File: flow/config.mk
export PLATFORM = sky130hd
export DESIGN_NAME = CPU
export DESIGN_NICKNAME = CPU
export VERILOG_FILES = /design/flow/design.v
export SDC_FILE = /design/flow/constraint.sdc
export NUM_CORES = 4
export LEC_CHECK = 0
export CAP_MARGIN = 10
export CELL_PAD_IN_SITES_DETAIL_PLACEMENT = 0
export CORE_ASPECT_RATIO = 1.82
export CORE_MARGIN = 2
export CORE_UTILIZATION = 72
export CTS_CLUSTER_DIAMETER = 231
export CTS_CLUSTER_SIZE = 46
export MIN_ROUTING_LAYER = met1
export PLACE_DENSITY = 0.61
export SETUP_SLACK_MARGIN = 0.62
export SLEW_MARGIN = 20
File: flow/constraint.sdc
create_clock -name core_clock -period 5.15 [get_ports {clk}]
set_input_delay 1.0300 -clock core_clock [delete_from_list [all_inputs] [get_ports {clk}]]
set_output_delay 1.0300 -clock core_clock [all_outputs]
set_load 0.01 [all_outputs]
File: flow/design.v
`timescale 1ns/1ns
module adder_1(input[11:0] a ,output[11:0] out);
	wire[11:0] b = 12'b000000000001;
	assign out = a + b;
endmodule
module adder(input[11:0] a , b , output[11:0] out);
	assign out = a + b ;
endmodule
`timescale 1ns/1ns
module alu(input[2:0] fun , input[7:0] a,b ,input cin , output logic[7:0] out , output logic zero,cout);
	always @(fun,a,b,cin)begin
    cout = 1'b0;
    case(fun)
      3'b000 : {cout,out} = a + b ;
      3'b001 : {cout,out} = a + b + cin;
      3'b010 : {cout,out} = a - b;
		  3'b011 : {cout,out} = a - b + cin;
		  3'b100 : out = a & b;
		  3'b101 : out = a | b;
		  3'b110 : out = a ^ b;
		  3'b111 : out = ~(a & b);
    endcase
	end
  assign zero = (out == 8'b0) ? 1 : 0;
endmodule
module controller(input[5:0] code,input ze,c,rst,output reg pop,push,memorywrite,memoryread,writeReg,selRR2,selALU2,selpc,ldz,ldc,selz,selc,output reg [1:0] selWD,selRet,output reg [2:0]ALUfn);
  always @(ze,c,code,rst)begin
    pop <= 1'b0;
    push <= 1'b0;
    memorywrite <= 1'b0;
    memoryread <= 1'b0;
    writeReg<= 1'b0;
    selRR2<= 1'b0;
    selALU2<= 1'b0;
    selRet<= 2'b00;
    selpc<= 1'b0;
    ldz<= 1'b0;
    ldc<= 1'b0;
    selz <= 1'b0;
    selc <= 1'b0;
    selWD<= 2'b00;
    ALUfn <= 3'b000;
    if (~rst)begin
    if (code[5:4] == 2'b00) begin
      ALUfn <= code[3:1];
      ldz <= 1'b1;
      ldc <= 1'b1;
      selALU2 <= 1'b1;
      writeReg <= 1'b1;
    end
    if (code [5:4] == 2'b01) begin
      ALUfn <= code[3:1];
      ldz <= 1'b1;
      ldc <= 1'b1;
      writeReg <= 1'b1;
    end
    if (code[5:3] == 3'b110) begin
      selz <= 1'b1;
      selc <= 1'b1;
      ldz <= 1'b1;
      ldc <= 1'b1;
      selWD <= 2'b10;
      writeReg <= 1'b1;
    end
    if (code[5:3] == 3'b100) begin
      selRR2 <= 1'b1;
      ALUfn <= 3'b000;
      if (code [2:1] == 2'b00) begin
        memoryread <= 1'b1;
        selWD<= 2'b01;
        writeReg <= 1'b1;
      end
      if (code [2:1] == 2'b01)begin
        memorywrite<= 1'b1;
      end
    end
    if (code[5:3] == 3'b101) begin
      case(code[2:1])
        2'b00 : selpc <= ze?1:0;
        2'b01 : selpc <= ze?0:1;
        2'b10 : selpc <= c?1:0;
        2'b11 : selpc <= c?0:1;
      endcase
    end
    if (code[5:2] == 4'b1110)begin
      selRet <= 2'b10;
      selpc <= 1'b1;
      if (code[1] == 1'b1)
        push <= 1'b1;
    end
    if (code[5:0] == 6'b111100) begin
      pop <= 1'b1;
      selRet <=2'b01;
    end
    end
  end
endmodule
`timescale 1ns / 1ns
module signExtender(extend, extended );
	input[7:0] extend;
	output[11:0] extended;
	assign extended[7:0] = extend[7:0];
	assign extended[11:8] = {4{extend[7]}};
endmodule
module ff(input in,ld,clk,rst,output logic out);
  always@(posedge clk,posedge rst) begin
    if(rst)
      out <= 1'b0;
    else if(ld)
      out <= in;
  end
endmodule
`timescale 1ns/1ns
module mux2_12(input[11:0] a , b ,input sel , output[11:0] out);
	assign out = (sel) ? b : a ;
endmodule
module mux2_8(input[7:0] a , b , input sel , output[7:0] out);
	assign out = (sel) ? b : a ;
endmodule
module mux2_3(input[2:0] a , b , input sel , output[2:0] out);
	assign out = (sel) ? b : a ;
endmodule
module mux2_1(input a , b , input sel , output out);
	assign out = (sel) ? b : a ;
endmodule
module mux3(input[7:0] a , b , c,input[1:0] sel,output[7:0] out);
  assign out = (sel == 2'b00)?a:(sel == 2'b01)? b:c;
endmodule
module mux3_12(input[11:0] a , b , c,input[1:0] sel,output[11:0] out);
  assign out = (sel == 2'b00)?a:(sel == 2'b01)? b:c;
endmodule
module pc(input[11:0] in,input clk,rst,output logic[11:0] pc);
  always@(posedge clk,posedge rst)begin
    if (rst)
      pc <= 12'b0;
    else
      pc <= in;
  end
endmodule
module registerFile(input[2:0] RR1,RR2,WR,input[7:0] WD,input W,clk,rst,output logic [7:0] RD1,RD2);
  logic[7:0][7:0] registers;
  assign RD1 = registers[RR1];
  assign RD2 = registers[RR2];
  always @(posedge clk,posedge rst)begin
    if (rst)
      registers <= '0;
    else if (W)
      registers[WR] <= WD;
  end
endmodule
`timescale 1ns/1ns
module shiftReg(input[7:0] Data,input[2:0]sc,input[1:0]fn,output logic[7:0] out,output logic c,z);
  logic [15:0] rotl, rotr;
  assign rotl = {Data, Data} << sc;
  assign rotr = {Data, Data} >> sc;
  always@(*)begin
    c = 1'b0;
    case (fn)
      2'b00 : begin
        out = Data << sc;
        if (sc != 3'd0) c = Data[3'd0 - sc];
      end
      2'b01 : begin
        out = Data >> sc;
        if (sc != 3'd0) c = Data[sc - 3'd1];
      end
      2'b10 : out = rotl[15:8];
      default : out = rotr[7:0];
    endcase
  end
  assign z = out?0:1;
endmodule
module stack(input[11:0] in,input push,pop,clk,rst,output logic[11:0] out);
  logic[7:0][11:0] memory;
  assign out = memory[0];
  always@(posedge clk,posedge rst)begin
    if (rst)
      memory <= '0;
    else begin
      if(pop)begin
        for (int i=1; i<8; i++)begin
          memory[i-1] <= memory[i];
        end
        memory[7] <= 12'b0;
      end
      else if (push)begin
        for (int i=0; i<7; i++)begin
          memory[7-i] <= memory[6-i];
        end
        memory[0] <= in;
      end
    end
  end
endmodule
module datapath(input pop,push,memorywrite,memoryread,writeReg,selRR2,selALU2,selpc,ldz,ldc,selz,selc,input [1:0] selWD,selRet,input  [2:0]ALUfn,input clk,rst, output ze,c,output [5:0] code,
                output [11:0] imem_addr, input [18:0] imem_data, output [7:0] dmem_addr, dmem_wdata, input [7:0] dmem_rdata);
  wire [11:0] pc_1 , ret;
  stack Stack(pc_1,push,pop,clk,rst,ret);
  wire[11:0] f_pc,next_pc;
  wire [18:0] ins;
  mux3_12 pc_ret(f_pc , ret , ins[11:0] , selRet ,next_pc);
  wire[11:0] pc;
  pc PC(next_pc ,clk,rst,pc);
  assign imem_addr = pc;
  assign ins = imem_data;
  wire [11:0]extended;
  signExtender Ex(ins[7:0], extended );
  adder_1 In(pc ,pc_1);
  wire[11:0] apc;
  adder Add(pc_1 , extended , apc);
  mux2_12 pc1_apc(pc_1 , apc , selpc , f_pc);
  wire [2:0] RR2;
  mux2_3 sel_RR2(ins[7:5] , ins[13:11] , selRR2, RR2);
  wire [7:0] Out,RD,ALUOut,WD;
  mux3 sel_WD( ALUOut,RD,Out, selWD,WD);
  wire[7:0] RD1,RD2;
  registerFile RF(ins[10:8],RR2,ins[13:11],WD,writeReg,clk,rst,RD1,RD2);
  wire[7:0] ALU2;
  mux2_8 sel_ALU2(ins[7:0] , RD2, selALU2,ALU2);
  wire zero,carry;
  alu Alu(ALUfn ,RD1,ALU2 ,c ,ALUOut ,zero,carry);
  wire shc,shz;
  shiftReg Shr(RD1,ins[7:5],ins[15:14],Out,shc,shz);
  wire ff1;
  mux2_1 sel_z(zero,shz,selz , ff1);
  ff ff_z(ff1,ldz,clk,rst,ze);
  wire ff2;
  mux2_1 sel_c(carry,shc,selc , ff2);
  ff ff_c(ff2,ldc,clk,rst,c);
  assign dmem_addr = ALUOut;
  assign dmem_wdata = RD2;
  assign RD = dmem_rdata;
  assign code = ins[18:13];
endmodule
`timescale 1ns/1ns
module CPU(input clk,rst,
           output [11:0] imem_addr, input [18:0] imem_data,
           output [7:0] dmem_addr, dmem_wdata, output dmem_we, dmem_re, input [7:0] dmem_rdata);
  wire pop,push,memorywrite,memoryread,writeReg,selRR2,selALU2,selpc,ldz,ldc,selz,selc;
  wire[1:0] selWD,selRet;
  wire[2:0] ALUfn;
  wire ze,c;
  wire[5:0] code;
  datapath dp(pop,push,memorywrite,memoryread,writeReg,selRR2,selALU2,selpc,ldz,ldc,selz,selc,selWD,selRet,ALUfn,clk,rst, ze,c,code,
              imem_addr, imem_data, dmem_addr, dmem_wdata, dmem_rdata);
  controller cl( code, ze,c,rst, pop,push,memorywrite,memoryread,writeReg,selRR2,selALU2,selpc,ldz,ldc,selz,selc,selWD,selRet,ALUfn);
  assign dmem_we = memorywrite;
  assign dmem_re = memoryread;
endmodule
File: flow/run.sh
#!/bin/bash
# the make line also repeats each setting of config.mk as NAME=value (left out here)
make -C /OpenROAD-flow-scripts/flow DESIGN_CONFIG=/design/flow/config.mk WORK_HOME=/design/flow/orfs CLKGATE_MAP_FILE= finish
==> results of run 1 <==
stage by stage:
stage	worst slack [ps]	util, %	TNS [ps]	hold slack [ps]
2_1_floorplan	-1200	-	-41590	455
3_3_place_gp	-1930	86.2	-69290	467
3_5_place_dp	-2030	86.2	-76000	484
4_1_cts	-1180	95.1	-16040	501
layer usage:
metal  overflow  GRT usage [%]
met1          4           81.7
met2        197           98.9
met3          8           65.8
met4        123           86.4
met5          0           28.2
timing repair:
action	in CTS
setup buffers	48
gates cloned	0
pin swaps	60
setup endpoints to repair	82
gates resized	179
==> deck_impl_summary.md, run 1 <==
Implementation Results

Clock tree
  • CTS H-Tree Depth: 4
  • Total number of clock tree sinks: 174
  • Clock buffer depth: 2
  • Hold buffers post-CTS: 0
  • Root buffer cell: clkbuf_16
  • CTS Buf Count: 17

Floorplan
  • Pre-Place Util: 72.8%
  • Standard-cell row count: 66
  • Core box area: 17700 sq um
  • Die width: 103 um
  • IO Pins: 59
  • DIE HEIGHT: 184 um
  • Die Area: 19000 sq um

Logic synthesis
  • Yosys cell types: 98
  • Max-area cell share: 33.8%
  • Area leader, netlist: dfrtp_1
  • Top cells, area: dfrtp_1, mux4_2, mux2i_1, nand2_1, ha_1
  • Post-synth regs: 174
  • Top non-seq family: AND-OR/OR-AND gates
  • Post-synth EDFFs: 0
  • Ys Warns: 7
  • XORs/XNORs by Area: 2.66%
  • Fa+ha+maj area frac: 5.33%
  • Mux share: 15.8%
  • Most frequent cell after synthesis: dfrtp_1
  • Async S/R FF share, synth: 100%
  • # Cells Yosys: 1404
  • Seq share, synth: 33.8%
  • Dominant register cell: dfrtp_1
  • Avg Inst Size Synth: 9.16 sq um
  • Post-synthesis cell count: 1404
  • Post-synth area from yosys stat: 12900 sq um
  • Most frequent cells after synthesis: dfrtp_1, nand2_1, nor2_1
  • Post-Syn Area: 12900 sq um
  • Synth Area in Compound Gates: 21.3%
  • Yosys simple share: 16.2%
  • Net Count, Synth: 1486

Place
  • RD Place Congestion: 1.13
  • Dpl cells: 1827
  • Port bufs: 58
  • Dpl hpwl: 35.6 mm
  • Placed Instance Area: 15200 sq um

GRT
  • GRT Util Overall: 82.8%
  • Gr ovfl total: 332

Status
  • Failing step: global routing (5_1_grt)
  • Status: aborted with a tool error
  • Error: [ERROR GRT-0116] Global routing finished with congestion. Check the congestion regions in the DRC Viewer.
==> run 2: changes to the inputs <==
Settings changed: ABC_AREA set to 0, CAP_MARGIN 10 to 25, CELL_PAD_IN_SITES_GLOBAL_PLACEMENT set to 3, CORE_ASPECT_RATIO 1.82 to unset, CORE_UTILIZATION 72 to 67, CTS_CLUSTER_DIAMETER 231 to 281, CTS_CLUSTER_SIZE 46 to 32, GPL_ROUTABILITY_DRIVEN set to 1, GPL_TIMING_DRIVEN set to 1, HOLD_SLACK_MARGIN set to 0.18, MIN_ROUTING_LAYER met1 to unset, PLACE_DENSITY 0.61 to unset, PLACE_DENSITY_LB_ADDON set to 0.06, SETUP_SLACK_MARGIN 0.62 to 1.16, SLEW_MARGIN 20 to 15.
Clock period 5.15 ns to 13.1 ns, I/O delays scaled along.
==> run 2 against run 1 <==
Compared with the run above:
- the run fails in global placement without I/O (3_1_place_gp_skip_io)
- synthesized cell count is the same
- die size grew 7.0%
- synthesized area is the same
==> deck_impl_summary.md, run 2 <==
Implementation Results

Status
  • Status: aborted with a tool error
  • Failing step: global placement without I/O (3_1_place_gp_skip_io)
  • Error: [ERROR FLW-0024] Place density exceeds 1.0 (current PLACE_DENSITY_LB_ADDON =  0.06). Please check if the value of  PLACE_DENSITY_LB_ADDON is between 0 and 0.99.

Logic synthesis
  • Ys Warns: 7 (unchanged)
  • Most frequent cells after synthesis: dfrtp_1, nand2_1, nor2_1
  • Post-synth regs: 174 (unchanged)
  • Dominant register cell: dfrtp_1
  • Area leader, netlist: dfrtp_1
  • Post-synth area from yosys stat: 12900 sq um (unchanged)
  • Top non-seq family: AND-OR/OR-AND gates
  • Net Count, Synth: 1486 (unchanged)
  • Yosys simple share: 16.2% (unchanged)
  • # Cells Yosys: 1404 (unchanged)
  • XORs/XNORs by Area: 2.66% (unchanged)
  • Post-synth EDFFs: 0 (unchanged)
  • Fa+ha+maj area frac: 5.33% (unchanged)
  • Mux share: 15.8% (unchanged)
  • Async S/R FF share, synth: 100% (unchanged)
  • Seq share, synth: 33.8% (unchanged)
  • Most frequent cell after synthesis: dfrtp_1
  • Avg Inst Size Synth: 9.16 sq um (unchanged)
  • Post-Syn Area: 12900 sq um (unchanged)
  • Synth Area in Compound Gates: 21.3% (unchanged)
  • Max-area cell share: 33.8% (unchanged)
  • Yosys cell types: 98 (unchanged)
  • Top cells, area: dfrtp_1, mux4_2, mux2i_1, nand2_1, ha_1
  • Post-synthesis cell count: 1404 (unchanged)

Floorplan
  • DIE HEIGHT: 143 um (-23%)
  • Core box area: 18800 sq um (+6.2%)
  • Standard-cell row count: 50 (-24%)
  • Die Area: 20300 sq um (+7.0%)
  • Pre-Place Util: 68.6% (-4.3 points)
  • Die width: 143 um (+38%)
==> run 3: changes to the inputs <==
Settings changed: ABC_AREA 0 to 1, CAP_MARGIN 25 to 20, CELL_PAD_IN_SITES_DETAIL_PLACEMENT 0 to unset, CELL_PAD_IN_SITES_GLOBAL_PLACEMENT 3 to unset, CORE_UTILIZATION 67 to 68, CTS_CLUSTER_DIAMETER 281 to 345, CTS_CLUSTER_SIZE 32 to 17, GPL_ROUTABILITY_DRIVEN 1 to unset, GPL_TIMING_DRIVEN 1 to unset, HOLD_SLACK_MARGIN 0.18 to unset, PLACE_DENSITY_LB_ADDON 0.06 to unset, SETUP_SLACK_MARGIN 1.16 to -0.56, SLEW_MARGIN 15 to 20.
Clock period 13.1 ns to 5.6 ns, I/O delays scaled along.
==> run 3 against run 2 <==
Compared with the run above:
- the layout now fails its checks (setup timing)
- die size fell by 2.9%
- synthesized cell count is 26% higher
- synthesized area down 1.6%
==> deck_impl_summary.md, run 3 <==
Run Summary

Power
  • Logic gate share of total power: 45.3%
  • Net Sw Frac: 43.1%
  • Total Power: 6.04 mW
  • Sequential Power: 2.03 mW
  • Pwr top: combinational cells
  • Logic power comb: 2.74 mW
  • Worst vdd rail ir drop: 0.473 mV
  • Clock Power: 1.27 mW
  • Pint: 3.44 mW
  • Switching Power: 2.60 mW
  • LEAKAGE: 7.49 nW
  • Clock Power Share: 21.0%
  • P per Cell Area: 395 nW/um^2
  • Reg power frac: 33.7%

Worst setup path
  • R2R Path Start: dp.RF.registers[32]
  • Crit path largest cell delay: 560 ps
  • Crit path DRT: 4480 ps
  • CP endpoint kind: primary output
  • Critical path class: in -> out
  • Capturing point of the worst reg2reg path: dp.RF.registers[22]
  • CP top delay family: buffers and inverters
  • Crit path depth: 21
  • CP max stage cell: clkdlybuf4s50_1
  • Critical Path AT: 4890 ps
  • CP Capture Point: dmem_addr[6]
  • CP Launch Point: imem_data[5]
  • Worst-path cell chain: clkdlybuf4s50_1, nand2_2, o21ai_4, buf_4, a21oi_1, o32ai_2, nand2_1, o21ai_2, ha_2, inv_1, fa_2, ha_2, nand4_1, nor2_2, buf_4, nand3b_1, nand3_2, nand3b_1, nand2_1, inv_1, dlygate4sd2_1
  • Reg2Reg Depth: 24
  • Buf+Inv Stages, Crit Path: 6
  • Crit path max fanout: 5
  • Crit path launch type: input pin
  • R2R Setup Slk: 1660 ps

Final timing
  • Tightest Pin Transition: 1040 ps
  • Final setup viols: 8
  • Hold Vio Cnt, Final: 0
  • Final Max-Slew Violation Tally: 0
  • Max-slew headroom: 30.5%
  • Fin worst setup slack: -413 ps
  • Tcrit/Tclk final: 107%
  • Max Fclk: 166 MHz
  • Clk_skew: 16.2 ps
  • Period minus WS final: 6010 ps

Floorplan
  • IO Pins: 59
  • Core box area: 18100 sq um (-3.3%)
  • Die Area: 19700 sq um (-2.9%)
  • Standard-cell row count: 49 (-2.0%)
  • Die width: 140 um (-1.5%)
  • DIE HEIGHT: 140 um (-1.5%)
  • Pre-Place Util: 69.8% (+1.2 points)

Logic synthesis
  • # Cells Yosys: 1769 (+26%)
  • Avg Inst Size Synth: 7.16 sq um (-22%)
  • Seq share, synth: 34.4% (+0.55 points)
  • Fa+ha+maj area frac: 5.42% (+0.086 points)
  • Dominant register cell: dfrtp_1
  • Yosys cell types: 55 (-44%)
  • Post-synthesis cell count: 1769 (+26%)
  • Post-synth area from yosys stat: 12700 sq um (-1.6%)
  • Synth Area in Compound Gates: 20.0% (-1.3 points)
  • Max-area cell share: 34.4% (+0.55 points)
  • Mux share: 0% (-16 points)
  • XORs/XNORs by Area: 2.18% (-0.48 points)
  • Most frequent cells after synthesis: nand2_1, inv_1, dfrtp_1
  • Area leader, netlist: dfrtp_1
  • Top non-seq family: simple AND/OR/NAND/NOR gates
  • Post-synth EDFFs: 0 (unchanged)
  • Post-synth regs: 174 (unchanged)
  • Async S/R FF share, synth: 100% (unchanged)
  • Net Count, Synth: 1851 (+25%)
  • Top cells, area: dfrtp_1, nand2_1, nand3_1, inv_1, o22ai_1
  • Ys Warns: 7 (unchanged)
  • Post-Syn Area: 12700 sq um (-1.6%)
  • Yosys simple share: 27.4% (+11 points)
  • Most frequent cell after synthesis: nand2_1

Status
  • Status: failed layout checks
  • Layout Check Fails: setup timing

Routing
  • Routed wire length: 45.7 mm
  • Via count: 14300
  • TritonRoute pass-1 iters: 12
  • Number of remaining DRC errors: 0
  • Via/cell ratio: 6.54
  • Initial drt markers: 1652
  • WL/cell: 21.0 um
  • Routed Antenna Nets: 0
  • Diode count: 0

Clock tree
  • Root buffer cell: clkbuf_16
  • Clock buffer depth: 2
  • CTS tree: done
  • Hold buffers post-CTS: 0
  • CTS Buf Count: 17
  • Clock slew at reported path FFs: 70 ps
  • Total number of clock tree sinks: 174
  • CTS H-Tree Depth: 4
  • Clk latency late pin: 450 ps

GRT
  • Initial antenna violation count: 1
  • Gr ovfl total: 0
  • Global-route wire length before repair: 71.6 mm
  • Vias in the first global route: 13700
  • Largest net degree at the start of global routing: 177
  • GRT Util Overall: 46.3%

Finish
  • Nets@finish: 2019
  • Synth-to-layout area growth: 20.9%
  • Finished Cell Area: 15300 sq um

Job
  • Max Cap Viol: 0
  • OpenROAD warnings: 52

Place
  • Placed Instance Area: 14400 sq um
  • Dpl hpwl: 31.5 mm
  • RD Place Congestion: 1.04
  • Port bufs: 58

Worst hold path
  • Worst hold path startpoint: dp.ff_z.out
  • Hold Path Cell Cnt: 2
  • WHS Endpoint: dp.ff_z.out
  • Hold WC Path Type: reg -> reg
run 3: area by class of cell:
class / count / area (sq um)
well taps: 229 / 287
multi-input cells: 1277 / 7170
fillers: 1121 / 2840
clock buffers: 17 / 425
flip-flops and latches: 174 / 4350
repair buffers: 229 / 1970
clock inverters: 15 / 194
inverters: 238 / 902
run 3: what timing repair did:
action                     4_1_cts  5_1_grt
setup endpoints to repair        7        7
pin swaps                       12       19
cloned                           1        0
gates resized                   30       32
setup buffers                   11        7
run 3: metrics by stage:
stage	hold WS [ps]	instances	utilization, %	setup TNS, ps	setup slack (ps)
finish	490	2179	84.3	-2420	-413
global route	516	2179	84.3	-3950	-597
CTS	487	2173	83.5	-3780	-597
detailed placement	466	2132	79.3	-12160	-1040
global placement	462	2132	79.3	-6520	-893
floorplan	444	1769	-	-2320	-427
run 3: layer usage:
| layer | wire, um | vias up | share of wire [%] | global-route usage, % |
|---|---|---|---|---|
| li1 | - | 6273 | - | - |
| met1 | 16000 | 6495 | 35 | 56.7 |
| met5 | 10 | - | 0.022 | 0 |
| met2 | 20900 | 1186 | 46 | 75.5 |
| met3 | 5370 | 300 | 12 | 10.5 |
| met4 | 3330 | 2 | 7.3 | 27.4 |
==> run 4: changes to the inputs <==
Settings changed: ABC_AREA 1 to unset, CORE_UTILIZATION 68 to 58, CTS_CLUSTER_DIAMETER 345 to unset, CTS_CLUSTER_SIZE 17 to unset, SETUP_SLACK_MARGIN -0.56 to unset.
Clock period 5.6 ns to 4.86 ns, I/O delays scaled along.
==> run 4 against run 3 <==
Compared with the run above:
- the layout still fails its checks (setup timing)
- synthesized cell count fell by 21%
- synthesized area increased by 1.6%
- largest power group unchanged
- combinational power rose by 74%
- design area increased by 8.5%
- critical path type unchanged
- die size is 19% higher
==> deck_impl_summary.md, run 4 <==
Run Summary

Job
  • Max Cap Viol: 0 (unchanged)
  • OpenROAD warnings: 54 (+3.8%)

Worst setup path
  • Capturing point of the worst reg2reg path: dp.RF.registers[39]
  • CP top delay family: AND-OR/OR-AND gates
  • Crit path largest cell delay: 580 ps (+20 ps)
  • R2R Path Start: dp.RF.registers[41]
  • Buf+Inv Stages, Crit Path: 6 (unchanged)
  • Critical path class: in -> out
  • Critical Path Most Common Cell: a21oi_4
  • Crit path depth: 19 (-9.5%)
  • Reg2Reg Depth: 16 (-33%)
  • Crit path DRT: 3890 ps (-590 ps)
  • R2R Setup Slk: 390 ps (-1270 ps)
  • CP Launch Point: imem_data[17]
  • Worst-path cell chain: buf_8, nor4b_4, buf_6, nor2_4, a21oi_4, mux4_2, mux2i_4, a21oi_4, buf_12, ha_4, buf_4, o21ba_1, or4_4, a311o_1, mux2_2, a2111o_1, o221ai_2, inv_1, buf_2
  • CP max stage cell: mux4_2
  • CP Capture Point: dmem_addr[7]
  • Critical Path AT: 5240 ps (+350 ps)
  • CP endpoint kind: primary output
  • Crit path launch type: input pin
  • Crit path max fanout: 6 (+1)

Logic synthesis
  • Synth Area in Compound Gates: 21.3% (+1.3 points)
  • Most frequent cells after synthesis: dfrtp_1, nand2_1, nor2_1
  • Ys Warns: 7 (unchanged)
  • Net Count, Synth: 1486 (-20%)
  • Seq share, synth: 33.8% (-0.55 points)
  • Top cells, area: dfrtp_1, mux4_2, mux2i_1, nand2_1, ha_1
  • # Cells Yosys: 1404 (-21%)
  • Post-synthesis cell count: 1404 (-21%)
  • XORs/XNORs by Area: 2.66% (+0.48 points)
  • Post-synth regs: 174 (unchanged)
  • Yosys cell types: 98 (+78%)
  • Top non-seq family: AND-OR/OR-AND gates
  • Post-synth EDFFs: 0 (unchanged)
  • Max-area cell share: 33.8% (-0.55 points)
  • Mux share: 15.8% (+16 points)
  • Area leader, netlist: dfrtp_1
  • Fa+ha+maj area frac: 5.33% (-0.086 points)
  • Yosys simple share: 16.2% (-11 points)
  • Post-Syn Area: 12900 sq um (+1.6%)
  • Post-synth area from yosys stat: 12900 sq um (+1.6%)
  • Most frequent cell after synthesis: dfrtp_1
  • Dominant register cell: dfrtp_1
  • Avg Inst Size Synth: 9.16 sq um (+28%)
  • Async S/R FF share, synth: 100% (unchanged)

Floorplan
  • Core box area: 21800 sq um (+20%)
  • Pre-Place Util: 59.0% (-11 points)
  • Standard-cell row count: 54 (+10%)
  • Die Area: 23400 sq um (+19%)
  • Die width: 153 um (+8.9%)
  • DIE HEIGHT: 153 um (+8.9%)
  • IO Pins: 59 (unchanged)

GRT
  • GRT Util Overall: 37.9% (-8.4 points)
  • Vias in the first global route: 12600 (-8.0%)
  • Initial antenna violation count: 0 (-1)
  • Global-route wire length before repair: 69.9 mm (-2.4%)
  • Largest net degree at the start of global routing: 176 (-0.56%)
  • Gr ovfl total: 0 (unchanged)

Routing
  • Via/cell ratio: 6.56 (+0.32%)
  • WL/cell: 22.7 um (+8.5%)
  • Routed wire length: 43.7 mm (-4.4%)
  • Routed Antenna Nets: 0 (unchanged)
  • Number of remaining DRC errors: 0 (unchanged)
  • Via count: 12600 (-12%)
  • Initial drt markers: 1315 (-20%)
  • TritonRoute pass-1 iters: 7 (-5)
  • Diode count: 0 (unchanged)

Power
  • Clock Power: 1.40 mW (+10%)
  • Total Power: 8.60 mW (+42%)
  • LEAKAGE: 7.25 nW (-3.1%)
  • Worst vdd rail ir drop: 0.322 mV (-32%)
  • P per Cell Area: 518 nW/um^2 (+31%)
  • Logic power comb: 4.78 mW (+74%)
  • Logic gate share of total power: 55.6% (+10 points)
  • Net Sw Frac: 41.4% (-1.7 points)
  • Pint: 5.04 mW (+47%)
  • Pwr top: combinational cells
  • Sequential Power: 2.41 mW (+19%)
  • Clock Power Share: 16.3% (-4.7 points)
  • Reg power frac: 28.1% (-5.6 points)
  • Switching Power: 3.56 mW (+37%)

Final timing
  • Tightest Pin Transition: 1090 ps (+49.4 ps)
  • Worst hold slack: 493 ps (+3.40 ps)
  • Max Fclk: 161 MHz
  • Hold Vio Cnt, Final: 0 (unchanged)
  • Fin worst setup slack: -1350 ps (-938 ps)
  • Clk_skew: 16.2 ps (+0.0632 ps)
  • Tcrit/Tclk final: 128% (+20 points)
  • Period minus WS final: 6210 ps
  • RSZ-0062 raised after global routing: yes
  • Max-slew headroom: 27.0% (-3.6 points)
  • Final Max-Slew Violation Tally: 0 (unchanged)
  • Final setup viols: 66 (+58)

Clock tree
  • Root buffer cell: clkbuf_16
  • Hold buffers post-CTS: 0 (unchanged)
  • CTS tree: done
  • Total number of clock tree sinks: 174 (unchanged)
  • Clock buffer depth: 2 (unchanged)
  • CTS Buf Count: 17 (unchanged)
  • CTS H-Tree Depth: 4 (unchanged)
  • Clock slew at reported path FFs: 80 ps (about the same)
  • Clk latency late pin: 440 ps (about the same)

Worst hold path
  • Worst hold path startpoint: dp.Stack.memory[93]
  • Hold Path Cell Cnt: 2 (unchanged)
  • WHS Endpoint: dp.Stack.memory[81]
  • Hold WC Path Type: reg -> reg

Place
  • Dpl cells: 1863 (-13%)
  • Dpl hpwl: 31.4 mm (-0.12%)
  • Port bufs: 58 (unchanged)
  • Placed Instance Area: 15200 sq um (+5.7%)
  • RD Place Congestion: 1.03 (-1.3%)

Finish
  • Synth-to-layout area growth: 29.1%
  • Gate Area: 8590 sq um (+20%)
  • Nets@finish: 1709 (-15%)
  • Finished Cell Area: 16600 sq um (+8.5%)
  • FF+latch area: 4350 sq um (unchanged)
  • Fin cells: 1920 (-12%)
  • Filler cells: 1531 (+37%)

Status
  • Layout Check Fails: setup timing
  • Status: failed layout checks
[run 4: per-layer routing]
metal  wire length [um]  GRT usage [%]  vias up
met4               2170           16.7        0
met2              20700           61.6      687
li1                   -              -     5641
met3               3860           7.37      149
met1              17000           49.7     6125
met5                  0              0        -
[run 4: layout make-up]
| type | instances | area share (%) |
|---|---|---|
| Sequential cell | 174 | 26.2 |
| Inverter | 61 | 1.42 |
| Tap cell | 280 | 2.11 |
| Multi-Input combinational cell | 1079 | 51.7 |
| Clock buffer | 17 | 2.56 |
| Timing Repair Buffer | 294 | 14.9 |
| Clock inverter | 15 | 1.10 |
[run 4: stage by stage]
step	util (%)	setup slack [ps]	setup TNS (ps)
after floorplan	-	-1370	-75640
after global placement	69.7	-2120	-87300
after detailed placement	69.7	-2190	-91950
after CTS	75.5	-1300	-22270
after global routing	76.1	-1520	-37260
final	76.1	-1350	-30200
[run 4: repair_timing]
item	in CTS	in global routing
resized	154	18
pin swaps	50	20
buffers inserted	21	8
setup endpoints to repair	71	66
==> run 5: changes to the inputs <==
Settings changed: ABC_AREA set to 1, CAP_MARGIN 20 to 0, CORE_UTILIZATION 58 to 72, CTS_CLUSTER_DIAMETER set to 124, HOLD_SLACK_MARGIN set to 0.27, PLACE_DENSITY_LB_ADDON set to 0.01, SETUP_SLACK_MARGIN set to 1.21.
Clock period 4.86 ns to 4.09 ns, I/O delays scaled along.
==> run 5 against run 4 <==
Compared with the run above:
- the run now fails in global routing (5_1_grt)
- synthesized cell count increased by 26%
- synthesized area decreased by 1.6%
- die size decreased by 20%
==> deck_impl_summary.md, run 5 <==
Implementation Results

Status
  • Status: aborted with a tool error
  • Failing step: global routing (5_1_grt)
  • Error: [ERROR GRT-0116] Global routing finished with congestion. Check the congestion regions in the DRC Viewer.

Logic synthesis
  • Post-synth regs: 174 (unchanged)
  • Post-Syn Area: 12700 sq um (-1.6%)
  • Seq share, synth: 34.4% (+0.55 points)
  • Synth Area in Compound Gates: 20.0% (-1.3 points)
  • Yosys simple share: 27.4% (+11 points)
  • XORs/XNORs by Area: 2.18% (-0.48 points)
  • Post-synthesis cell count: 1769 (+26%)
  • Net Count, Synth: 1851 (+25%)
  • Mux share: 0% (-16 points)
  • Most frequent cell after synthesis: nand2_1
  • Top cells, area: dfrtp_1, nand2_1, nand3_1, inv_1, o22ai_1
  • Dominant register cell: dfrtp_1
  • Top non-seq family: simple AND/OR/NAND/NOR gates
  • # Cells Yosys: 1769 (+26%)
  • Most frequent cells after synthesis: nand2_1, inv_1, dfrtp_1
  • Post-synth EDFFs: 0 (unchanged)
  • Ys Warns: 7 (unchanged)
  • Area leader, netlist: dfrtp_1
  • Async S/R FF share, synth: 100% (unchanged)
  • Avg Inst Size Synth: 7.16 sq um (-22%)
  • Fa+ha+maj area frac: 5.42% (+0.086 points)
  • Max-area cell share: 34.4% (+0.55 points)
  • Post-synth area from yosys stat: 12700 sq um (-1.6%)
  • Yosys cell types: 55 (-44%)

Clock tree
  • CTS H-Tree Depth: 4 (unchanged)
  • Root buffer cell: clkbuf_16
  • Clock buffer depth: 2 (unchanged)
  • CTS Buf Count: 17 (unchanged)
  • Hold buffers post-CTS: 0 (unchanged)
  • Total number of clock tree sinks: 174 (unchanged)

Place
  • Placed Instance Area: 14800 sq um (-2.7%)
  • Dpl cells: 2160 (+16%)
  • RD Place Congestion: 1.06 (+3.2%)
  • Dpl hpwl: 30.7 mm (-2.4%)
  • Port bufs: 58 (unchanged)

Floorplan
  • Die width: 137 um (-11%)
  • Pre-Place Util: 73.5% (+15 points)
  • Die Area: 18700 sq um (-20%)
  • Standard-cell row count: 48 (-11%)
  • DIE HEIGHT: 137 um (-11%)
  • Core box area: 17200 sq um (-21%)
  • IO Pins: 59 (unchanged)

GRT
  • Gr ovfl total: 40
  • GRT Util Overall: 83.8%
==> run 5: what timing repair did <==
item,4_1_cts
setup buffers,43
pin swaps,100
setup endpoints to repair,176
resized,330
gates cloned,1
==> run 5: metrics by stage <==
step           setup WS, ps  power [mW]  utilization [%]
3_5_place_dp          -1900        6.28             85.9
3_3_place_gp          -1740        6.10             85.7
2_1_floorplan         -1300        4.90                -
4_1_cts                -872        8.61             96.4
==> run 5: routing by layer <==
layer,overflow,track usage [%]
met5,0,55.8
met4,20,81.9
met3,1,76.5
met2,18,93.9
met1,1,83.1
==> run 6: changes to the inputs <==
Settings changed: CAP_MARGIN 0 to 10, CELL_PAD_IN_SITES_DETAIL_PLACEMENT set to 0, CORE_ASPECT_RATIO set to 1.07, CTS_CLUSTER_DIAMETER 124 to 177, CTS_CLUSTER_SIZE set to 41, HOLD_SLACK_MARGIN 0.27 to -0.08, MIN_ROUTING_LAYER set to met1, SETUP_SLACK_MARGIN 1.21 to -0.23.
Clock period 4.09 ns to 5.64 ns, I/O delays scaled along.
==> run 6 against run 5 <==
Compared with the run above:
- the layout now fails its checks (setup timing)
- synthesized area stayed put
- synthesized cell count is the same
- die size about the same
==> deck_impl_summary.md, run 6 <==
Run Summary

Status
  • Status: failed layout checks
  • Layout Check Fails: setup timing

Finish
  • Finished Cell Area: 15400 sq um
  • Util after Layout: 88.5%
  • Fin cells: 2183
  • Nets@finish: 2017
  • Synth-to-layout area growth: 21.5%
  • Filler cells: 891

Clock tree
  • CTS H-Tree Depth: 4 (unchanged)
  • Clock buffer depth: 2 (unchanged)
  • Root buffer cell: clkbuf_16
  • CTS tree: done
  • Clk latency late pin: 450 ps
  • CTS Buf Count: 17 (unchanged)
  • Total number of clock tree sinks: 174 (unchanged)
  • Clock slew at reported path FFs: 80 ps

Logic synthesis
  • Post-synth regs: 174 (unchanged)
  • Net Count, Synth: 1851 (unchanged)
  • Avg Inst Size Synth: 7.16 sq um (unchanged)
  • XORs/XNORs by Area: 2.18% (unchanged)
  • Mux share: 0% (unchanged)
  • Area leader, netlist: dfrtp_1
  • Seq share, synth: 34.4% (unchanged)
  • Top non-seq family: simple AND/OR/NAND/NOR gates
  • Async S/R FF share, synth: 100% (unchanged)
  • Synth Area in Compound Gates: 20.0% (unchanged)
  • Post-synth area from yosys stat: 12700 sq um (unchanged)
  • Most frequent cells after synthesis: nand2_1, inv_1, dfrtp_1
  • Yosys cell types: 55 (unchanged)
  • Top cells, area: dfrtp_1, nand2_1, nand3_1, inv_1, o22ai_1
  • Max-area cell share: 34.4% (unchanged)
  • Most frequent cell after synthesis: nand2_1
  • Yosys simple share: 27.4% (unchanged)
  • Post-synthesis cell count: 1769 (unchanged)
  • Dominant register cell: dfrtp_1
  • Ys Warns: 7 (unchanged)
  • # Cells Yosys: 1769 (unchanged)
  • Post-Syn Area: 12700 sq um (unchanged)
  • Post-synth EDFFs: 0 (unchanged)
  • Fa+ha+maj area frac: 5.42% (unchanged)

Power
  • Total Power: 6.18 mW
  • Pint: 3.41 mW
  • P per Cell Area: 402 nW/um^2
  • Worst vdd rail ir drop: 0.395 mV
  • Logic gate share of total power: 46.9%
  • LEAKAGE: 7.49 nW
  • Net Sw Frac: 44.8%
  • Reg power frac: 33.1%
  • Pwr top: combinational cells
  • Clock Power Share: 20.0%
  • Sequential Power: 2.05 mW
  • Clock Power: 1.23 mW
  • Switching Power: 2.77 mW
  • Logic power comb: 2.90 mW

Final timing
  • Final Max-Slew Violation Tally: 0
  • Tightest Pin Transition: 1160 ps
  • Max Fclk: 168 MHz
  • Final setup viols: 8
  • Worst hold slack: 487 ps
  • Hold Vio Cnt, Final: 0
  • Period minus WS final: 5950 ps
  • Max-slew headroom: 22.9%
  • Tcrit/Tclk final: 106%
  • Clk_skew: 14.3 ps
  • Setup tns final: -1430 ps
  • Fin worst setup slack: -311 ps
  • RSZ-0062 raised after global routing: yes

GRT
  • Largest net degree at the start of global routing: 177
  • GRT Util Overall: 52.1%
  • Initial antenna violation count: 2
  • Gr ovfl total: 0
  • Global-route wire length before repair: 75.6 mm
  • Vias in the first global route: 14400

Worst setup path
  • Buf+Inv Stages, Crit Path: 10
  • CP endpoint kind: primary output
  • Critical path class: in -> out
  • Reg2Reg Depth: 23
  • R2R Setup Slk: 1470 ps
  • CP top delay family: buffers and inverters
  • R2R Path Start: dp.RF.registers[56]
  • CP Capture Point: dmem_addr[7]
  • Crit path largest cell delay: 540 ps
  • CP max stage cell: clkdlybuf4s50_1
  • Crit path max fanout: 7
  • CP Launch Point: imem_data[12]
  • Crit path DRT: 4510 ps
  • Crit path depth: 25
  • Critical Path AT: 4820 ps
  • Crit path launch type: input pin
  • Capturing point of the worst reg2reg path: dp.RF.registers[12]
  • Critical Path Most Common Cell: inv_1

Routing
  • Routed Antenna Nets: 0
  • TritonRoute pass-1 iters: 22
  • Via/cell ratio: 7.08
  • Initial drt markers: 3285
  • WL/cell: 23.5 um
  • Routed wire length: 51.2 mm
  • Via count: 15500
  • Number of remaining DRC errors: 0

Floorplan
  • IO Pins: 59 (unchanged)
  • Core box area: 17400 sq um (+0.90%)
  • Standard-cell row count: 50 (+4.2%)
  • DIE HEIGHT: 141 um (+3.3%)
  • Pre-Place Util: 72.8% (-0.66 points)
  • Die width: 132 um (-3.2%)
  • Die Area: 18700 sq um (about the same)

Place
  • RD Place Congestion: 1.11 (+4.6%)
  • Placed Instance Area: 14300 sq um (-3.1%)
  • Dpl cells: 2132 (-1.3%)
  • Pre-CTS setup slack: -996 ps (+909 ps)
  • Port bufs: 58 (unchanged)
  • Dpl hpwl: 31.8 mm (+3.7%)

Job
  • Max Cap Viol: 0
  • OpenROAD warnings: 52

Worst hold path
  • Hold WC Path Type: reg -> reg
  • Hold Path Cell Cnt: 2
  • WHS Endpoint: dp.ff_z.out
  • Worst hold path startpoint: dp.ff_z.out
run 6: repair_timing:
action | in CTS | in global routing
hold buffers | 0 | 0
pin swaps | 17 | 29
gates cloned | 0 | 1
resized | 55 | 61
setup endpoints to repair | 8 | 8
buffers inserted | 9 | 9
run 6: area by class of cell:
cell class | instances | area, sq um | share of cell area (%)
clock inverters | 14 | 176 | 1.15
well taps | 234 | 293 | 1.90
diodes | 1 | 2.50 | 0.0163
inverters | 238 | 908 | 5.90
multi-input cells | 1276 | 7280 | 47.3
clock buffers | 18 | 439 | 2.85
flip-flops and latches | 174 | 4350 | 28.3
repair buffers | 228 | 1930 | 12.5
run 6: metal layers:
metal | routed length, um | global-route usage [%] | up-vias
met3 | 7240 | 13.3 | 666
met2 | 21700 | 81.4 | 1687
met1 | 16200 | 62.2 | 6857
met4 | 5970 | 38.8 | 2
li1 | - | - | 6253
met5 | 21 | 1.85 | -
==> run 7: changes to the inputs <==
Settings changed: ABC_AREA 1 to unset, CELL_PAD_IN_SITES_DETAIL_PLACEMENT 0 to unset, CELL_PAD_IN_SITES_GLOBAL_PLACEMENT set to 3, CORE_ASPECT_RATIO 1.07 to 1.08, CORE_MARGIN 2 to 8, CORE_UTILIZATION 72 to 40, CTS_CLUSTER_DIAMETER 177 to unset, CTS_CLUSTER_SIZE 41 to 10, GPL_ROUTABILITY_DRIVEN set to 1, GPL_TIMING_DRIVEN set to 1, HOLD_SLACK_MARGIN -0.08 to unset, MIN_ROUTING_LAYER met1 to met2, PLACE_DENSITY_LB_ADDON 0.01 to unset, SETUP_SLACK_MARGIN -0.23 to -0.03, TNS_END_PERCENT set to 15.
Clock period 5.64 ns to 7.5 ns, I/O delays scaled along.
==> run 7 against run 6 <==
Compared with the run above:
- the layout fails its checks (DRC, setup timing)
- global-route usage shrank 14 points
- flip-flop count unchanged
- combinational power fell by 1%
- critical path type unchanged
- largest cell class unchanged
==> deck_impl_summary.md, run 7 <==
Run Summary

Status
  • Status: failed layout checks
  • Layout Check Fails: DRC, setup timing

Job
  • OpenROAD warnings: 53 (+1.9%)
  • Max Cap Viol: 0 (unchanged)

Power
  • Pint: 3.05 mW (-11%)
  • Switching Power: 2.27 mW (-18%)
  • Clock Power: 853 uW (-31%)
  • LEAKAGE: 6.78 nW (-9.4%)
  • Sequential Power: 1.60 mW (-22%)
  • Worst vdd rail ir drop: 0.176 mV (-55%)
  • Reg power frac: 30.1% (-3.0 points)
  • Logic power comb: 2.86 mW (-1%)
  • Net Sw Frac: 42.7% (-2.2 points)
  • Logic gate share of total power: 53.8% (+6.9 points)
  • Clock Power Share: 16.0% (-4.0 points)
  • Pwr top: combinational cells
  • P per Cell Area: 335 nW/um^2 (-17%)

Clock tree
  • CTS tree: done
  • Clock buffer depth: 2 (unchanged)
  • CTS Buf Count: 17 (unchanged)
  • Total number of clock tree sinks: 174 (unchanged)
  • Clock slew at reported path FFs: 60 ps (-20 ps)
  • Clk latency late pin: 460 ps (about the same)
  • Root buffer cell: clkbuf_16
  • CTS H-Tree Depth: 4 (unchanged)

GRT
  • Initial antenna violation count: 2 (unchanged)
  • Global-route wire length before repair: 74.0 mm (-2.1%)
  • Largest net degree at the start of global routing: 110 (-38%)
  • Vias in the first global route: 18100 (+26%)
  • GRT Util Overall: 38.2% (-14 points)
  • Gr ovfl total: 0 (unchanged)

Floorplan
  • Die width: 189 um (+43%)
  • Pre-Place Util: 40.4% (-32 points)
  • Die Area: 38200 sq um (+100%)
  • IO Pins: 59 (unchanged)
  • Core box area: 31800 sq um (+83%)
  • DIE HEIGHT: 202 um (+43%)
  • Standard-cell row count: 68 (+36%)

Logic synthesis
  • Net Count, Synth: 1486 (-20%)
  • Post-synth EDFFs: 0 (unchanged)
  • Post-synth area from yosys stat: 12900 sq um (+1.6%)
  • Yosys cell types: 98 (+78%)
  • Post-synth regs: 174 (unchanged)
  • Fa+ha+maj area frac: 5.33% (-0.086 points)
  • # Cells Yosys: 1404 (-21%)
  • Post-Syn Area: 12900 sq um (+1.6%)
  • Area leader, netlist: dfrtp_1
  • Dominant register cell: dfrtp_1
  • Most frequent cells after synthesis: dfrtp_1, nand2_1, nor2_1
  • Synth Area in Compound Gates: 21.3% (+1.3 points)
  • Mux share: 15.8% (+16 points)
  • Avg Inst Size Synth: 9.16 sq um (+28%)
  • Yosys simple share: 16.2% (-11 points)
  • Top cells, area: dfrtp_1, mux4_2, mux2i_1, nand2_1, ha_1
  • XORs/XNORs by Area: 2.66% (+0.48 points)
  • Ys Warns: 7 (unchanged)
  • Max-area cell share: 33.8% (-0.55 points)
  • Top non-seq family: AND-OR/OR-AND gates
  • Seq share, synth: 33.8% (-0.55 points)
  • Most frequent cell after synthesis: dfrtp_1
  • Async S/R FF share, synth: 100% (unchanged)
  • Post-synthesis cell count: 1404 (-21%)

Worst hold path
  • Hold Path Cell Cnt: 2 (unchanged)
  • Worst hold path startpoint: dp.Stack.memory[84]
  • Hold WC Path Type: reg -> reg
  • WHS Endpoint: dp.Stack.memory[72]

Worst setup path
  • CP top delay family: AND-OR/OR-AND gates
  • Reg2Reg Depth: 16 (-30%)
  • CP Launch Point: imem_data[6]
  • Crit path launch type: input pin
  • Crit path largest cell delay: 510 ps (-30 ps)
  • R2R Path Start: dp.RF.registers[34]
  • Crit path max fanout: 5 (-2)
  • CP max stage cell: mux4_2
  • Buf+Inv Stages, Crit Path: 6 (-4)
  • Worst-path cell chain: clkdlybuf4s50_1, inv_1, nor2_2, a21oi_4, buf_6, mux4_2, mux2i_4, a21o_1, buf_4, ha_4, nand2b_1, a211oi_2, o311ai_4, and4b_1, xnor3_1, o211ai_1, o221ai_2, inv_1, buf_6
  • Critical Path AT: 6010 ps (+1190 ps)
  • R2R Setup Slk: 2690 ps (+1220 ps)
  • CP endpoint kind: primary output
  • Capturing point of the worst reg2reg path: dp.RF.registers[23]
  • Crit path DRT: 6000 ps (+1490 ps)
  • Critical path class: in -> out
  • Crit path depth: 19 (-24%)
  • CP Capture Point: dmem_addr[7]

Final timing
  • Final Max-Slew Violation Tally: 0 (unchanged)
  • Max Fclk: 133 MHz
  • Max-slew headroom: 29.8% (+6.9 points)
  • Tightest Pin Transition: 1050 ps (-104 ps)
  • Worst hold slack: 483 ps (-3.47 ps)
  • Period minus WS final: 7510 ps
  • Setup tns final: -9.03 ps (+1420 ps)
  • Hold Vio Cnt, Final: 0 (unchanged)
  • Tcrit/Tclk final: 100% (-5.4 points)
  • Fin worst setup slack: -9.03 ps (+302 ps)
  • Clk_skew: 14.1 ps (-0.111 ps)
  • Final setup viols: 1 (-7)

Place
  • Placed Instance Area: 14800 sq um (+3.4%)
  • Dpl cells: 1951 (-8.5%)
  • Pre-CTS setup slack: -707 ps (+289 ps)
  • Dpl hpwl: 34.8 mm (+9.5%)
  • Port bufs: 58 (unchanged)
  • RD Place Congestion: 0.988 (-11%)

Finish
  • Filler cells: 3078 (+250%)
  • Fin cells: 2011 (-7.9%)
  • Gate Area: 8270 sq um (+13%)
  • Finished Cell Area: 15900 sq um (+3.2%)
  • Synth-to-layout area growth: 23.5%
  • Nets@finish: 1649 (-18%)
  • FF+latch area: 4350 sq um (unchanged)

Routing
  • WL/cell: 24.3 um (+3.6%)
  • Routed wire length: 48.9 mm (-4.6%)
  • Initial drt markers: 3015 (-8.2%)
  • Number of remaining DRC errors: 4 (+4)
  • Routed Antenna Nets: 0 (unchanged)
  • TritonRoute pass-1 iters: 52 (+140%)
  • Via/cell ratio: 8.20 (+16%)
  • Via count: 16500 (+6.6%)
[run 7: layer usage]
layer	wire length, um	track usage, %	up-vias	part of all wire, %
li1	-	-	5470	-
met1	0	-	5791	0
met2	24400	45.6	4714	50
met3	19300	49.0	476	40
met4	4490	8.60	30	9.2
met5	663	19.3	-	1.4
[run 7: repair_timing]
action                     in CTS  in global routing
buffers inserted               13                  6
gates resized                  44                 48
hold buffers                    0                  0
setup endpoints to repair       7                  7
pin swaps                      19                 25
[run 7: layout make-up]
type                       instances  area share [%]
clock inverter                    10           0.504
sequential                       174            27.4
clock buffer                      21            2.90
tap                              420            3.31
timing repair buffer             234            12.2
multi-input combinational       1079            52.0
inverter                          61            1.47
antenna                           12           0.189
[run 7: through the flow]
step / util, % / power [mW]
finish: 49.9 / 5.32
global route: 49.9 / 5.64
CTS: 49.1 / 5.11
detailed placement: 46.6 / 4.19
global placement: 46.6 / 4.17
floorplan: - / 3.05
==> run 8: changes to the inputs <==
Settings changed: ABC_AREA set to 1, CAP_MARGIN 10 to 20, CELL_PAD_IN_SITES_GLOBAL_PLACEMENT 3 to unset, CORE_ASPECT_RATIO 1.08 to unset, CORE_MARGIN 8 to 2, CORE_UTILIZATION 40 to 70, CTS_CLUSTER_DIAMETER set to 31, CTS_CLUSTER_SIZE 10 to 16, GPL_ROUTABILITY_DRIVEN 1 to unset, GPL_TIMING_DRIVEN 1 to unset, HOLD_SLACK_MARGIN set to 0.29, MIN_ROUTING_LAYER met2 to unset, SETUP_SLACK_MARGIN -0.03 to 0.96, TNS_END_PERCENT 15 to 5.
Clock period 7.5 ns to 5.13 ns, I/O delays scaled along.
==> run 8 against run 7 <==
Compared with the run above:
- via count shrank 6.5%
- flip-flop count is the same
- largest cell class unchanged
- register-to-register slack lost 1600 ps
- non-clock buffer count grew 23
- synthesized cell count grew 26%
- fails the layout checks on setup timing
- sequential power grew 41%
- utilization grew 41 points
- highest routed layer unchanged
==> deck_impl_summary.md, run 8 <==
Run Summary

Logic synthesis
  • Fa+ha+maj area frac: 5.42% (+0.086 points)
  • Yosys cell types: 55 (-44%)
  • Most frequent cell after synthesis: nand2_1
  • Top cells, area: dfrtp_1, nand2_1, nand3_1, inv_1, o22ai_1
  • Top non-seq family: simple AND/OR/NAND/NOR gates
  • Post-synth regs: 174 (unchanged)
  • XORs/XNORs by Area: 2.18% (-0.48 points)
  • Synth Area in Compound Gates: 20.0% (-1.3 points)
  • Post-synth EDFFs: 0 (unchanged)
  • Avg Inst Size Synth: 7.16 sq um (-22%)
  • Yosys simple share: 27.4% (+11 points)
  • Area leader, netlist: dfrtp_1
  • Net Count, Synth: 1851 (+25%)
  • Max-area cell share: 34.4% (+0.55 points)
  • Mux share: 0% (-16 points)
  • Post-synthesis cell count: 1769 (+26%)
  • Post-synth area from yosys stat: 12700 sq um (-1.6%)
  • Seq share, synth: 34.4% (+0.55 points)
  • Async S/R FF share, synth: 100% (unchanged)
  • Ys Warns: 7 (unchanged)
  • Most frequent cells after synthesis: nand2_1, inv_1, dfrtp_1
  • # Cells Yosys: 1769 (+26%)
  • Dominant register cell: dfrtp_1
  • Post-Syn Area: 12700 sq um (-1.6%)

Worst setup path
  • CP Capture Point: dmem_addr[7]
  • CP top delay family: simple AND/OR/NAND/NOR gates
  • Capturing point of the worst reg2reg path: dp.RF.registers[44]
  • Buf+Inv Stages, Crit Path: 7 (+1)
  • Critical Path AT: 4710 ps (-1300 ps)
  • R2R Setup Slk: 1070 ps (-1620 ps)
  • Crit path depth: 26 (+7)
  • Crit path max fanout: 7 (+2)
  • Critical path class: in -> out
  • Crit path launch type: input pin
  • Crit path largest cell delay: 420 ps (-90 ps)
  • CP endpoint kind: primary output
  • Crit path DRT: 4100 ps (-1900 ps)
  • Reg2Reg Depth: 25 (+9)
  • R2R Path Start: dp.RF.registers[32]
  • CP Launch Point: imem_data[17]
  • CP max stage cell: fa_2

Status
  • Layout Check Fails: setup timing
  • Status: failed layout checks

Worst hold path
  • WHS Endpoint: dp.RF.registers[9]
  • Hold Path Cell Cnt: 2 (unchanged)
  • Hold WC Path Type: reg -> reg
  • Worst hold path startpoint: dp.RF.registers[9]

Final timing
  • RSZ-0062 raised after global routing: yes
  • Tcrit/Tclk final: 112% (+12 points)
  • Tightest Pin Transition: 1240 ps (+189 ps)
  • Max-slew headroom: 16.6% (-13 points)
  • Max Fclk: 174 MHz
  • Fin worst setup slack: -602 ps (-593 ps)
  • Final setup viols: 8 (+7)
  • Period minus WS final: 5730 ps
  • Hold Vio Cnt, Final: 0 (unchanged)
  • Clk_skew: 17.4 ps (+3.23 ps)
  • Final Max-Slew Violation Tally: 0 (unchanged)

Floorplan
  • Core box area: 17800 sq um (-44%)
  • Die Area: 19200 sq um (-50%)
  • Die width: 138 um (-27%)
  • Standard-cell row count: 49 (-28%)
  • IO Pins: 59 (unchanged)
  • DIE HEIGHT: 138 um (-32%)
  • Pre-Place Util: 71.0% (+31 points)

Place
  • Pre-CTS setup slack: -1360 ps (-657 ps)
  • RD Place Congestion: 1.12 (+14%)
  • Port bufs: 58 (unchanged)
  • Dpl hpwl: 31.2 mm (-10%)
  • Placed Instance Area: 14500 sq um (-2.5%)

Power
  • Reg power frac: 31.7% (+1.6 points)
  • Worst vdd rail ir drop: 0.503 mV (+190%)
  • P per Cell Area: 439 nW/um^2 (+31%)
  • Logic gate share of total power: 47.0% (-6.8 points)
  • Pwr top: combinational cells
  • Clock Power Share: 21.3% (+5.3 points)
  • LEAKAGE: 7.75 nW (+14%)
  • Switching Power: 3.12 mW (+37%)
  • Sequential Power: 2.25 mW (+41%)
  • Clock Power: 1.52 mW (+78%)
  • Logic power comb: 3.34 mW (+17%)
  • Net Sw Frac: 43.8% (+1.2 points)
  • Pint: 3.99 mW (+31%)

Clock tree
  • Total number of clock tree sinks: 174 (unchanged)
  • CTS tree: done
  • CTS Buf Count: 17 (unchanged)
  • Clock slew at reported path FFs: 70 ps (about the same)
  • Root buffer cell: clkbuf_16
  • CTS H-Tree Depth: 4 (unchanged)
  • Clock buffer depth: 2 (unchanged)
  • Clk latency late pin: 460 ps (about the same)

Finish
  • FF+latch area: 4350 sq um (unchanged)
  • Gate Area: 7730 sq um (-6.4%)
  • Finished Cell Area: 16200 sq um (+1.9%)
  • Filler cells: 784 (-75%)
  • Synth-to-layout area growth: 27.8%
  • Nets@finish: 2046 (+24%)

GRT
  • Gr ovfl total: 0 (unchanged)
  • Vias in the first global route: 14300 (-21%)
  • GRT Util Overall: 49.2% (+11 points)
  • Largest net degree at the start of global routing: 177 (+61%)
  • Initial antenna violation count: 3 (+1)
  • Global-route wire length before repair: 74.8 mm (+1.1%)

Routing
  • Number of remaining DRC errors: 0 (-4)
  • TritonRoute pass-1 iters: 9 (-83%)
  • Routed wire length: 51.4 mm (+5.1%)
  • Initial drt markers: 2558 (-15%)
  • Via/cell ratio: 6.98 (-15%)
  • Via count: 15400 (-6.5%)
  • WL/cell: 23.3 um (-4.2%)
  • Routed Antenna Nets: 0 (unchanged)

Job
  • OpenROAD warnings: 58 (+9.4%)
  • Max Cap Viol: 0 (unchanged)
run 8: through the flow:
step / hold slack, ps / power, mW / utilization [%] / TNS (ps) / cells
2_1_floorplan: 444 / 3.86 / - / -5170 / 1769
3_3_place_gp: 463 / 4.83 / 81.1 / -27760 / 2142
3_5_place_dp: 466 / 4.95 / 81.1 / -35690 / 2142
4_1_cts: 476 / 6.65 / 87.5 / -2130 / 2191
5_1_grt: 503 / 7.36 / 90.7 / -4620 / 2206
6_report: 483 / 7.10 / 90.7 / -3070 / 2207
run 8: metal layers:
metal | share of wire [%] | global-route usage, % | up-vias
li1 | - | - | 6321
met1 | 32 | 59.3 | 6957
met2 | 44 | 78.0 | 1598
met3 | 14 | 12.6 | 523
met4 | 10 | 33.0 | 4
met5 | 0.060 | 0 | -
run 8: final cells by class:
type                       instances  area share (%)
timing repair buffer             257            13.5
tap                              229            1.77
clock inverter                    15            1.65
antenna                            1          0.0155
clock buffer                      17            2.63
sequential                       174            26.9
multi-input combinational       1276            47.8
inverter                         238            5.68
run 8: what timing repair did:
action / 4_1_cts / 5_1_grt
resized: 139 / 117
setup buffers: 17 / 13
pin swaps: 54 / 91
hold buffers: 0 / 0
endpoints found under the setup margin: 82 / 81
==> run 9: changes to the inputs <==
Settings changed: ABC_AREA 1 to unset, CAP_MARGIN 20 to 10, CELL_PAD_IN_SITES_DETAIL_PLACEMENT set to 0, CELL_PAD_IN_SITES_GLOBAL_PLACEMENT set to 3, CORE_ASPECT_RATIO set to 0.63, CORE_UTILIZATION 70 to 31, CTS_CLUSTER_DIAMETER 31 to 170, CTS_CLUSTER_SIZE 16 to unset, HOLD_SLACK_MARGIN 0.29 to 0.09, MIN_ROUTING_LAYER set to met2, SETUP_SLACK_MARGIN 0.96 to unset, TNS_END_PERCENT 5 to 25.
Clock period 5.13 ns to 5.66 ns, I/O delays scaled along.
==> run 9 against run 8 <==
Compared with the run above:
- still fails the layout checks on setup timing
- cell count up 0.95%
- via count up 10%
- synthesized cell count down 21%
- critical endpoint unchanged
- routed wire length up 4.7%
- die size up 130%
- combinational power up about 30%
==> deck_impl_summary.md, run 9 <==
Run Summary

Status
  • Status: failed layout checks
  • Layout Check Fails: setup timing

Power
  • Pwr top: combinational cells
  • Worst vdd rail ir drop: 0.216 mV (-57%)
  • Switching Power: 3.36 mW (+7.7%)
  • Sequential Power: 2.14 mW (-5%)
  • Clock Power Share: 16.6% (-4.7 points)
  • Clock Power: 1.29 mW (-15%)
  • LEAKAGE: 7.30 nW (-5.8%)
  • Logic power comb: 4.33 mW (+30%)
  • P per Cell Area: 455 nW/um^2 (+3.6%)
  • Pint: 4.41 mW (+11%)
  • Net Sw Frac: 43.2% (-0.66 points)
  • Logic gate share of total power: 55.8% (+8.8 points)
  • Reg power frac: 27.6% (-4.1 points)

Logic synthesis
  • Async S/R FF share, synth: 100% (unchanged)
  • Post-synthesis cell count: 1404 (-21%)
  • Post-Syn Area: 12900 sq um (+1.6%)
  • Dominant register cell: dfrtp_1
  • Yosys simple share: 16.2% (-11 points)
  • Top cells, area: dfrtp_1, mux4_2, mux2i_1, nand2_1, ha_1
  • Fa+ha+maj area frac: 5.33% (-0.086 points)
  • Post-synth EDFFs: 0 (unchanged)
  • Ys Warns: 7 (unchanged)
  • Post-synth regs: 174 (unchanged)
  • Max-area cell share: 33.8% (-0.55 points)
  • Seq share, synth: 33.8% (-0.55 points)
  • Top non-seq family: AND-OR/OR-AND gates
  • Mux share: 15.8% (+16 points)
  • Area leader, netlist: dfrtp_1
  • Avg Inst Size Synth: 9.16 sq um (+28%)
  • Most frequent cell after synthesis: dfrtp_1
  • Net Count, Synth: 1486 (-20%)
  • XORs/XNORs by Area: 2.66% (+0.48 points)
  • Yosys cell types: 98 (+78%)
  • Synth Area in Compound Gates: 21.3% (+1.3 points)
  • Most frequent cells after synthesis: dfrtp_1, nand2_1, nor2_1
  • Post-synth area from yosys stat: 12900 sq um (+1.6%)
  • # Cells Yosys: 1404 (-21%)

Final timing
  • Hold Vio Cnt, Final: 0 (unchanged)
  • Fin worst setup slack: -887 ps (-285 ps)
  • Tightest Pin Transition: 987 ps (-255 ps)
  • Max-slew headroom: 34.2% (+18 points)
  • Final setup viols: 24 (+16)
  • RSZ-0062 raised after global routing: yes
  • Period minus WS final: 6550 ps
  • Setup tns final: -5490 ps (-2430 ps)
  • Max Fclk: 153 MHz
  • Clk_skew: 20.2 ps (+2.84 ps)
  • Worst hold slack: 478 ps (-5.35 ps)
  • Tcrit/Tclk final: 116% (+3.9 points)
  • Final Max-Slew Violation Tally: 0 (unchanged)

Worst setup path
  • CP endpoint kind: primary output
  • CP max stage cell: mux4_2
  • Crit path max fanout: 5 (-2)
  • CP Launch Point: imem_data[17]
  • Crit path launch type: input pin
  • R2R Setup Slk: 1010 ps (-60 ps)
  • Critical Path AT: 5410 ps (+700 ps)
  • R2R Path Start: dp.RF.registers[0]
  • Critical Path Most Common Cell: buf_4
  • Reg2Reg Depth: 17 (-32%)
  • Crit path DRT: 4530 ps (+430 ps)
  • Crit path largest cell delay: 500 ps (+80 ps)
  • Crit path depth: 21 (-19%)
  • Critical path class: in -> out
  • Capturing point of the worst reg2reg path: dp.RF.registers[54]
  • Worst-path cell chain: buf_8, nor4b_4, buf_12, nor2_4, a21oi_4, buf_4, mux4_2, mux2i_1, buf_4, a21oi_4, ha_4, buf_4, o21ba_4, or4_4, a311o_1, nor2b_4, xnor3_1, o211ai_1, o221ai_2, inv_1, buf_2
  • CP top delay family: AND-OR/OR-AND gates
  • Buf+Inv Stages, Crit Path: 7 (unchanged)
  • CP Capture Point: dmem_addr[7]

Clock tree
  • CTS tree: done
  • Clk latency late pin: 460 ps (about the same)
  • Clock slew at reported path FFs: 60 ps (about the same)
  • Total number of clock tree sinks: 174 (unchanged)
  • Root buffer cell: clkbuf_16
  • CTS H-Tree Depth: 4 (unchanged)
  • Clock buffer depth: 2 (unchanged)
  • CTS Buf Count: 17 (unchanged)

Finish
  • Fin cells: 2228 (+0.95%)
  • Nets@finish: 1726 (-16%)
  • Synth-to-layout area growth: 32.8%

Worst hold path
  • Hold Path Cell Cnt: 2 (unchanged)
  • Worst hold path startpoint: dp.Stack.memory[84]
  • Hold WC Path Type: reg -> reg
  • WHS Endpoint: dp.Stack.memory[72]

GRT
  • Initial antenna violation count: 4 (+1)
  • Vias in the first global route: 19400 (+36%)
  • Global-route wire length before repair: 81.2 mm (+8.6%)
  • GRT Util Overall: 37.6% (-12 points)
  • Largest net degree at the start of global routing: 110 (-38%)
  • Gr ovfl total: 0 (unchanged)

Routing
  • Number of remaining DRC errors: 0 (unchanged)
  • Via/cell ratio: 7.61 (+9.0%)
  • TritonRoute pass-1 iters: 10 (+1)
  • Via count: 17000 (+10%)
  • Routed Antenna Nets: 0 (unchanged)
  • Routed wire length: 53.8 mm (+4.7%)
  • Initial drt markers: 2280 (-11%)
  • WL/cell: 24.1 um (+3.7%)

Floorplan
  • Die width: 261 um (+88%)
  • Pre-Place Util: 31.3% (-40 points)
  • DIE HEIGHT: 166 um (+20%)
  • IO Pins: 59 (unchanged)
  • Core box area: 41100 sq um (+130%)
  • Standard-cell row count: 59 (+20%)
  • Die Area: 43200 sq um (+130%)

Job
  • OpenROAD warnings: 55 (-5.2%)
  • Max Cap Viol: 0 (unchanged)

Place
  • Port bufs: 58 (unchanged)
  • RD Place Congestion: 0.995 (-11%)
  • Dpl cells: 2140 (-0.093%)
  • Dpl hpwl: 38.8 mm (+24%)
-- run 9: repair_timing --
action	CTS	global route
buffers inserted	25	11
endpoints found under the hold margin	0	0
resized	124	38
pin swaps	48	29
endpoints found under the setup margin	65	50
hold buffers	0	0
-- run 9: final cells by class --
class,instances,area [sq um]
multi-input combinational,1079,8460
fill,4095,24000
sequential,174,4350
clock inverter,13,168
inverter,61,241
antenna,22,55.1
clock buffer,19,433
timing repair buffer,311,2680
tap,549,687
-- run 9: per-layer routing --
| metal | global-route usage [%] | up-vias | share of wire [%] |
|---|---|---|---|
| met4 | 5.19 | 38 | 4.7 |
| li1 | - | 5637 | - |
| met1 | - | 5938 | 0 |
| met2 | 37.4 | 5005 | 44 |
| met3 | 59.6 | 334 | 49 |
| met5 | 24.6 | - | 2.2 |
-- run 9: per-stage QoR --
step           util [%]  area, sq um  total power [mW]  worst slack [ps]
4_1_cts            40.7        16700              7.41              -807
2_1_floorplan         -        13000              4.06              -891
3_3_place_gp       37.9        15600              5.88             -1630
6_report           41.5        17100              7.77              -887
5_1_grt            41.5        17100              8.24             -1020
3_5_place_dp       37.9        15600              5.86             -1680
Power figures rest on the tool's default switching activity, not on a simulated workload.
